==> job 1037: inputs <==
## battleship
module battleship(
input wire clk,
input wire rst,  
input wire ARDUINO_A0,    
input wire ARDUINO_A1,    
input wire ARDUINO_A2,    
input wire ARDUINO_A3,    
output reg ARDUINO_IO0,   
output reg ARDUINO_IO1,   
output reg ARDUINO_IO2,   
output reg ARDUINO_IO6,   
output reg ARDUINO_IO7,   
output reg ARDUINO_IO8,   
output reg ARDUINO_IO9,   
output reg ARDUINO_IO10,  
output reg ARDUINO_IO11,  
output reg ARDUINO_A4,  
output reg ARDUINO_A5,  
output reg PMOD1_D0_P,  
output reg PMOD1_D0_N,  
output reg PMOD1_D1_P,  
output reg PMOD1_D1_N,  
output reg PMOD1_D2_P,  
output reg PMOD1_D2_N,  
output reg PMOD2_D0_P,  
output reg PMOD2_D0_N,  
output reg PMOD2_D1_P,  
output reg PMOD2_D2_P,  
output reg PMOD2_D2_N,  
output reg PMOD2_D3_P,  
output reg ARDUINO_IO3,   
output reg ARDUINO_IO4,   
output reg ARDUINO_IO5    
);
Settings: LEC_CHECK=0, ABC_AREA=1, CAP_MARGIN=20, CORE_MARGIN=2, CORE_UTILIZATION=72, HOLD_SLACK_MARGIN=-0.1, PLACE_DENSITY=0.91, SLEW_MARGIN=20, TNS_END_PERCENT=5; clock period 2.62 ns.
run.sh (not shown) runs the stock make flow with config.mk's settings and CLKGATE_MAP_FILE=.
==> job 8193: changes against job 1037 <==
CORE_UTILIZATION = 45   (was 72)
HOLD_SLACK_MARGIN = unset   (was -0.1)
PLACE_DENSITY = unset   (was 0.91)
TNS_END_PERCENT = unset   (was 5)
==> flow/constraint.sdc (replaced) <==
create_clock -name core_clock -period 1.76 [get_ports {clk}]
set_input_delay 0.3520 -clock core_clock [delete_from_list [all_inputs] [get_ports {clk}]]
set_output_delay 0.3520 -clock core_clock [all_outputs]
set_load 0.01 [all_outputs]
==> job 6174: changes against job 1037 <==
CORE_ASPECT_RATIO = 1.46   (was unset)
CTS_CLUSTER_SIZE = 10   (was unset)
HOLD_SLACK_MARGIN = unset   (was -0.1)
PLACE_DENSITY = unset   (was 0.91)
SETUP_SLACK_MARGIN = 0.69   (was unset)
TNS_END_PERCENT = unset   (was 5)
==> flow/constraint.sdc (replaced) <==
create_clock -name core_clock -period 3.04 [get_ports {clk}]
set_input_delay 0.6080 -clock core_clock [delete_from_list [all_inputs] [get_ports {clk}]]
set_output_delay 0.6080 -clock core_clock [all_outputs]
set_load 0.01 [all_outputs]
==> job 748: changes against job 1037 <==
CORE_UTILIZATION = 64   (was 72)
HOLD_SLACK_MARGIN = unset   (was -0.1)
PLACE_DENSITY = unset   (was 0.91)
TNS_END_PERCENT = unset   (was 5)
==> flow/constraint.sdc (replaced) <==
create_clock -name core_clock -period 3.28 [get_ports {clk}]
set_input_delay 0.6560 -clock core_clock [delete_from_list [all_inputs] [get_ports {clk}]]
set_output_delay 0.6560 -clock core_clock [all_outputs]
set_load 0.01 [all_outputs]
==> results <==
- Job 8193 finished but fails on negative setup slack. Job 6174 finished but fails on negative setup slack. Job 1037 completed, yet does not pass: negative setup slack. Job 748 passed the timing, design-rule and antenna checks.
- In job 8193 the first-iteration DRC count is larger than in job 748, by about 6%.
- In job 1037 the worst hold slack is higher than in job 6174, by 0.0068 ns.
- In job 8193 the wire length is larger than in job 1037, by 17%.
- Non-clock buffer count: job 8193 > job 6174 > job 1037 > job 748.
- In area after synthesis, job 1037 and job 6174 do not differ.

---

==> inputs of build 93 <==
battleship again, from the RTL that the note above started with.
// battleship
module battleship(
input wire clk,
input wire rst,  
input wire ARDUINO_A0,    
input wire ARDUINO_A1,    
input wire ARDUINO_A2,    
input wire ARDUINO_A3,    
output reg ARDUINO_IO0,   
output reg ARDUINO_IO1,   
output reg ARDUINO_IO2,   
output reg ARDUINO_IO6,   
output reg ARDUINO_IO7,   
output reg ARDUINO_IO8,   
output reg ARDUINO_IO9,   
output reg ARDUINO_IO10,  
output reg ARDUINO_IO11,  
output reg ARDUINO_A4,  
output reg ARDUINO_A5,  
output reg PMOD1_D0_P,  
output reg PMOD1_D0_N,  
output reg PMOD1_D1_P,  
output reg PMOD1_D1_N,  
output reg PMOD1_D2_P,  
output reg PMOD1_D2_N,  
output reg PMOD2_D0_P,  
output reg PMOD2_D0_N,  
output reg PMOD2_D1_P,  
output reg PMOD2_D2_P,  
output reg PMOD2_D2_N,  
output reg PMOD2_D3_P,  
output reg ARDUINO_IO3,   
output reg ARDUINO_IO4,   
output reg ARDUINO_IO5    
);
reg makeBoards;
reg make2DArray;
reg [7:0] playerOneBoard [0:2][0:2];     
reg [1:0] a;  
reg [1:0] b;  
reg [7:0] playerOneSHIPSBoard [0:2][0:2];  
reg [1:0] c;  
reg [1:0] d;  
reg [2:0] numShipsP1;
reg [2:0] hitsP1;
reg [7:0] playerTwoBoard [0:2][0:2];  
reg [1:0] e;  
reg [1:0] f;  
reg [7:0] playerTwoSHIPSBoard [0:2][0:2];  
reg [1:0] g;  
reg [1:0] h;  
reg [2:0] numShipsP2;
reg [2:0] hitsP2;
reg [2:0] playerTurn;
integer i, j;  
reg [3:0] nineStates; 
reg [3:0] nineStates2;
reg [5:0] gameLogicState;
reg [2:0] inputRow;  
reg [2:0] inputCol;  
reg [26:0] customCounter;  
reg customClk; 
reg [26:0] oneSecondCounter;  
reg oneSecondClk; 
reg [1:0] turnOnFirstBoard;
reg [1:0] turnOnSecondBoard;
localparam [26:0] DISP_DIV = 27'd24;
localparam [26:0] GAME_DIV = 27'd1249;
wire customTick    = (customCounter == DISP_DIV) && (customClk == 1'b0);
  ...
==> flow/config.mk <==
export PLATFORM = sky130hd
export DESIGN_NAME = battleship
export DESIGN_NICKNAME = battleship
export VERILOG_FILES = /design/flow/design.v
export SDC_FILE = /design/flow/constraint.sdc
export NUM_CORES = 4
export LEC_CHECK = 0
export ABC_AREA = 1
export CAP_MARGIN = 35
export CORE_MARGIN = 2
export CORE_UTILIZATION = 70
export SLEW_MARGIN = 20
==> flow/constraint.sdc <==
create_clock -name core_clock -period 2.63 [get_ports {clk}]
set_input_delay 0.5260 -clock core_clock [delete_from_list [all_inputs] [get_ports {clk}]]
set_output_delay 0.5260 -clock core_clock [all_outputs]
set_load 0.01 [all_outputs]
==> trial 92: changes against build 93 <==
- CAP_MARGIN: 35 -> 20
- CORE_UTILIZATION: 70 -> 63
==> flow/constraint.sdc (replaced) <==
create_clock -name core_clock -period 3.28 [get_ports {clk}]
set_input_delay 0.6560 -clock core_clock [delete_from_list [all_inputs] [get_ports {clk}]]
set_output_delay 0.6560 -clock core_clock [all_outputs]
set_load 0.01 [all_outputs]
==> trial 39: changes against build 93 <==
- ABC_AREA: 1 -> unset
- CAP_MARGIN: 35 -> 20
- CORE_UTILIZATION: 70 -> 72
- HOLD_SLACK_MARGIN: unset -> -0.1
==> flow/constraint.sdc (replaced) <==
create_clock -name core_clock -period 3.43 [get_ports {clk}]
set_input_delay 0.6860 -clock core_clock [delete_from_list [all_inputs] [get_ports {clk}]]
set_output_delay 0.6860 -clock core_clock [all_outputs]
set_load 0.01 [all_outputs]
==> trial 58: changes against build 93 <==
- ABC_AREA: 1 -> unset
- CAP_MARGIN: 35 -> 20
- CORE_UTILIZATION: 70 -> 32
==> flow/constraint.sdc (replaced) <==
create_clock -name core_clock -period 5.26 [get_ports {clk}]
set_input_delay 1.0520 -clock core_clock [delete_from_list [all_inputs] [get_ports {clk}]]
set_output_delay 1.0520 -clock core_clock [all_outputs]
set_load 0.01 [all_outputs]
==> comparison <==
Fmax: trial 58 < trial 39 < build 93 < trial 92. Of trial 58 and trial 92, trial 92 has the higher area after synthesis (gap 7.1%, measured against trial 92). In trial 58 the global-route usage is lower than in trial 92, by 14 points. Setup slack, lowest first: build 93, trial 39, trial 92, trial 58. The lowest first-iteration DRC count belongs to trial 58, the highest to build 93. Utilization: trial 39 is lower than build 93 (3.0 points). Trial 92 produced a clean layout. Trial 39 reached the layout checks and failed them: negative setup slack. Trial 58 produced a clean layout. Build 93 ran to the end with violations: negative setup slack. Power: build 93 > trial 92 > trial 39 > trial 58.
==> figures <==
Run status: trial 92 complete, no violations; trial 58 complete, no violations; trial 39 complete, but fails checks; build 93 complete, but fails checks
Violated checks: trial 92 -; trial 58 -; trial 39 negative setup slack; build 93 negative setup slack
Aggregate global-route resource usage: trial 92 28.7%; trial 58 14.5%; trial 39 32.0%; build 93 34.1%
Total setup violations reported at the end of the flow: trial 92 0; trial 58 0; trial 39 32; build 93 64
Post-layout utilization of the core: trial 92 72.7%; trial 58 36.6%; trial 39 83.8%; build 93 86.7%
Routed WL per cell: trial 92 14.0 um; trial 58 14.1 um; trial 39 16.4 um; build 93 16.0 um
Worst slew margin: trial 92 59.7%; trial 58 37.4%; trial 39 55.2%; build 93 57.8%
Setup slack of the critical path after layout: trial 92 0.195 ns; trial 58 0.993 ns; trial 39 -0.112 ns; build 93 -0.467 ns
Post-layout period usage of the worst path: trial 92 94.0%; trial 58 81.1%; trial 39 103%; build 93 118%
Post-synthesis adder-cell area fraction: trial 92 4.39%; trial 58 4.72%; trial 39 4.72%; build 93 4.39%
Transition time at the pin with the least slew margin: trial 92 0.604 ns; trial 58 0.934 ns; trial 39 0.671 ns; build 93 0.617 ns
First-pass GRT wire length: trial 92 41300 um; trial 58 37200 um; trial 39 37200 um; build 93 44500 um
Final area over synthesized area: trial 92 1.121x; trial 58 1.125x; trial 39 1.141x; build 93 1.215x
Final Hold Slack: trial 92 0.452 ns; trial 58 0.458 ns; trial 39 0.463 ns; build 93 0.460 ns
Final instance count without filler cells: trial 92 1783; trial 58 1573; trial 39 1390; build 93 1818
Sequential Area: trial 92 3940 sq um; trial 58 3940 sq um; trial 39 3950 sq um; build 93 3950 sq um

---

==> run G <==
Starting RTL as in the previous note.
export LEC_CHECK = 0
export ABC_AREA = 1
export CAP_MARGIN = 20
export CORE_MARGIN = 2
export CORE_UTILIZATION = 72
export CTS_CLUSTER_DIAMETER = 79
export SLEW_MARGIN = 20
create_clock -name core_clock -period 3.41 [get_ports {clk}]
==> run B (differences from run G) <==
--- a/flow/config.mk
+++ b/flow/config.mk
@@ -7,7 +7,6 @@
 export LEC_CHECK = 0
 export ABC_AREA = 1
-export CAP_MARGIN = 20
+export CAP_MARGIN = 40
 export CORE_MARGIN = 2
-export CORE_UTILIZATION = 72
-export CTS_CLUSTER_DIAMETER = 79
+export CORE_UTILIZATION = 70
 export SLEW_MARGIN = 20
==> flow/constraint.sdc (replaced) <==
create_clock -name core_clock -period 2.58 [get_ports {clk}]
set_input_delay 0.5160 -clock core_clock [delete_from_list [all_inputs] [get_ports {clk}]]
set_output_delay 0.5160 -clock core_clock [all_outputs]
set_load 0.01 [all_outputs]
==> run H (differences from run G) <==
--- a/flow/config.mk
+++ b/flow/config.mk
@@ -6,8 +6,6 @@
 export NUM_CORES = 4
 export LEC_CHECK = 0
-export ABC_AREA = 1
 export CAP_MARGIN = 20
 export CORE_MARGIN = 2
-export CORE_UTILIZATION = 72
-export CTS_CLUSTER_DIAMETER = 79
+export CORE_UTILIZATION = 71
 export SLEW_MARGIN = 20
==> flow/constraint.sdc (replaced) <==
create_clock -name core_clock -period 4.35 [get_ports {clk}]
set_input_delay 0.8700 -clock core_clock [delete_from_list [all_inputs] [get_ports {clk}]]
set_output_delay 0.8700 -clock core_clock [all_outputs]
set_load 0.01 [all_outputs]
==> impl_metrics.csv <==
group,metric,value,unit
outcome,outcome,"finished clean",
yosys,fa_ha_area_share,4.389,%
yosys,syn-instance-count,1509,
global_routing,grt_max_degree,46,
yosys,ys_sh_xor,1.857,%
hold_path,whs_path_depth,2,
global_routing,grt_pass1_wl,42.05,mm
setup_path,cp_max_fo,7,
global_routing,grt_util_met2,60.45,%
global_routing,grtUsageTotal,34.72,%
drt,wl_met2,12.54,mm
clock_network,cts_setup_buffers,0,
setup_path,endpoint,"gameLogicState[3]",
yosys,top_cell,"nand2_1",
setup_path,cpPeakStageDelay,0.67,ns
setup_path,cp_num_cells,18,
setup_path,regToRegEndpoint,"gameLogicState[3]",
pwr,p_sw,1012,uW
pwr,pwr-share-clk,45.6,%
die,die_h,124.1,um
Source of the figures above: run G

==> impl_metrics.csv <==
group,metric,value,unit
pwr,pwr-share-clk,47.4,%
die,die_h,125.8,um
yosys,ys_sh_xor,1.857,%
clock_network,cts_setup_buffers,6,
sta,worst_slack,-0.6124,ns
drt,wl_met2,17.43,mm
setup_path,regToRegEndpoint,"playerTwoSHIPSBoard[2][0]",
outcome,outcome,"complete, but fails checks",
setup_path,cp_num_cells,13,
hold_path,whs_path_depth,1,
sta,setup_viol,78,
outcome,so_faults,"negative setup slack",
global_routing,grt_max_degree,28,
pwr,p_sw,1460,uW
Source of the figures above: run B

==> impl_metrics.csv <==
group,metric,value,unit
setup_path,cp_max_fo,16,
clock_network,cts_setup_buffers,0,
setup_path,regToRegEndpoint,"gameLogicState[3]",
global_routing,grt_max_degree,48,
global_routing,grt_util_met2,52.86,%
outcome,outcome,"finished clean",
die,die_h,120.6,um
drt,wl_met2,10.65,mm
setup_path,cp_num_cells,12,
pwr,pwr-share-clk,45.4,%
setup_path,cpPeakStageDelay,0.88,ns
global_routing,grt_pass1_wl,37.60,mm
pwr,p_sw,739.0,uW
setup_path,endpoint,"gameLogicState[3]",
yosys,ys_sh_xor,6.085,%
yosys,fa_ha_area_share,4.722,%
global_routing,grtUsageTotal,31.89,%
Source of the figures above: run H


---

==> inputs of amber <==
battleship again, from the RTL that the note above started with.
export LEC_CHECK = 0
export ABC_AREA = 1
export CAP_MARGIN = 20
export CORE_MARGIN = 2
export CORE_UTILIZATION = 72
export CTS_CLUSTER_DIAMETER = 385
export CTS_CLUSTER_SIZE = 98
export PLACE_DENSITY = 0.39
export SLEW_MARGIN = 20
create_clock -name core_clock -period 2.82 [get_ports {clk}]
==> juniper (differences from amber) <==
CORE_UTILIZATION = 69   (was 72)
CTS_CLUSTER_DIAMETER = unset   (was 385)
CTS_CLUSTER_SIZE = 97   (was 98)
PLACE_DENSITY = unset   (was 0.39)
==> flow/constraint.sdc (replaced) <==
create_clock -name core_clock -period 2.42 [get_ports {clk}]
set_input_delay 0.4840 -clock core_clock [delete_from_list [all_inputs] [get_ports {clk}]]
set_output_delay 0.4840 -clock core_clock [all_outputs]
set_load 0.01 [all_outputs]
==> indigo (differences from amber) <==
CTS_CLUSTER_DIAMETER = unset   (was 385)
CTS_CLUSTER_SIZE = unset   (was 98)
PLACE_DENSITY = unset   (was 0.39)
==> flow/constraint.sdc (replaced) <==
create_clock -name core_clock -period 4.21 [get_ports {clk}]
set_input_delay 0.8420 -clock core_clock [delete_from_list [all_inputs] [get_ports {clk}]]
set_output_delay 0.8420 -clock core_clock [all_outputs]
set_load 0.01 [all_outputs]
==> comparison table <==
quantity	indigo	juniper	amber
Outcome	finished clean	did not finish	complete, but fails checks
Last stage reached	-	global routing	-
Violated checks	-	-	setup timing
Slew Limit Fails	0	-	0
Worst Setup Slack, final	0.571 ns	-	-0.289 ns
Fill count	966	-	747
Hold Slack	0.459 ns	-	0.460 ns
Switch Pwr	806 uW	-	1.28 mW
DP HPWL	18.5 mm	20.5 mm	19.7 mm
Maximum fanout along the worst path	14	-	6
Cell area after layout	0.0115 mm^2	-	0.0124 mm^2
Final setup vio count	0	-	47
Routed wl met3	1.74 mm	-	2.75 mm
Die Size	0.0154 mm^2	0.0160 mm^2	0.0154 mm^2
Biggest power consumer among the groups	registers	-	registers
Pre-placement core utilization	74.2%	71.1%	74.2%
Warning total across the stage logs	49	-	50
Biggest area consumer among cell classes	logic gates	-	logic gates
DRC violation count after routing	0	-	0

---

==> harbor: inputs <==
battleship again, from the RTL that the note above started with.
clock: 4.6 ns
lec_check: 0
cap_margin: 20
core_aspect_ratio: 0.5
core_margin: 2
core_utilization: 52
cts_cluster_diameter: 342
cts_cluster_size: 100
max_routing_layer: met4
min_routing_layer: met1
place_density_lb_addon: 0.03
setup_slack_margin: 0.57
slew_margin: 20
tns_end_percent: 30
==> fjord (differences from harbor) <==
CAP_MARGIN = 0   (was 20)
CORE_ASPECT_RATIO = unset   (was 0.5)
CORE_UTILIZATION = 72   (was 52)
CTS_CLUSTER_DIAMETER = 28   (was 342)
CTS_CLUSTER_SIZE = 36   (was 100)
PLACE_DENSITY_LB_ADDON = unset   (was 0.03)
SETUP_SLACK_MARGIN = 1.26   (was 0.57)
SLEW_MARGIN = 35   (was 20)
TNS_END_PERCENT = unset   (was 30)
==> delta (differences from harbor) <==
CORE_ASPECT_RATIO = unset   (was 0.5)
CORE_UTILIZATION = 70   (was 52)
CTS_CLUSTER_DIAMETER = 63   (was 342)
CTS_CLUSTER_SIZE = 45   (was 100)
SETUP_SLACK_MARGIN = unset   (was 0.57)
TNS_END_PERCENT = unset   (was 30)
==> flow/constraint.sdc (replaced) <==
create_clock -name core_clock -period 2.99 [get_ports {clk}]
set_input_delay 0.5980 -clock core_clock [delete_from_list [all_inputs] [get_ports {clk}]]
set_output_delay 0.5980 -clock core_clock [all_outputs]
set_load 0.01 [all_outputs]
==> cedar (differences from harbor) <==
CAP_MARGIN = 0   (was 20)
CORE_ASPECT_RATIO = unset   (was 0.5)
CORE_UTILIZATION = 68   (was 52)
CTS_CLUSTER_DIAMETER = 63   (was 342)
CTS_CLUSTER_SIZE = 36   (was 100)
PLACE_DENSITY_LB_ADDON = unset   (was 0.03)
SETUP_SLACK_MARGIN = 1.26   (was 0.57)
TNS_END_PERCENT = unset   (was 30)
==> comparison <==
Non-clock buffer count: delta > fjord > cedar > harbor. Fmax, highest first: cedar, fjord, delta, harbor. Against fjord, the via count of cedar is smaller by 2.5%. harbor ran to the end with no violations. fjord finished clean. cedar produced a clean layout. delta reached the layout checks and failed them: setup timing. Power, lowest first: cedar, harbor, fjord, delta. The lowest wire length belongs to cedar, the highest to delta. Against delta, the die size of fjord is lower by about 2.7%. In sequential power, fjord and cedar hardly differ.
Power figures rest on the tool's default switching activity, not on a simulated workload.
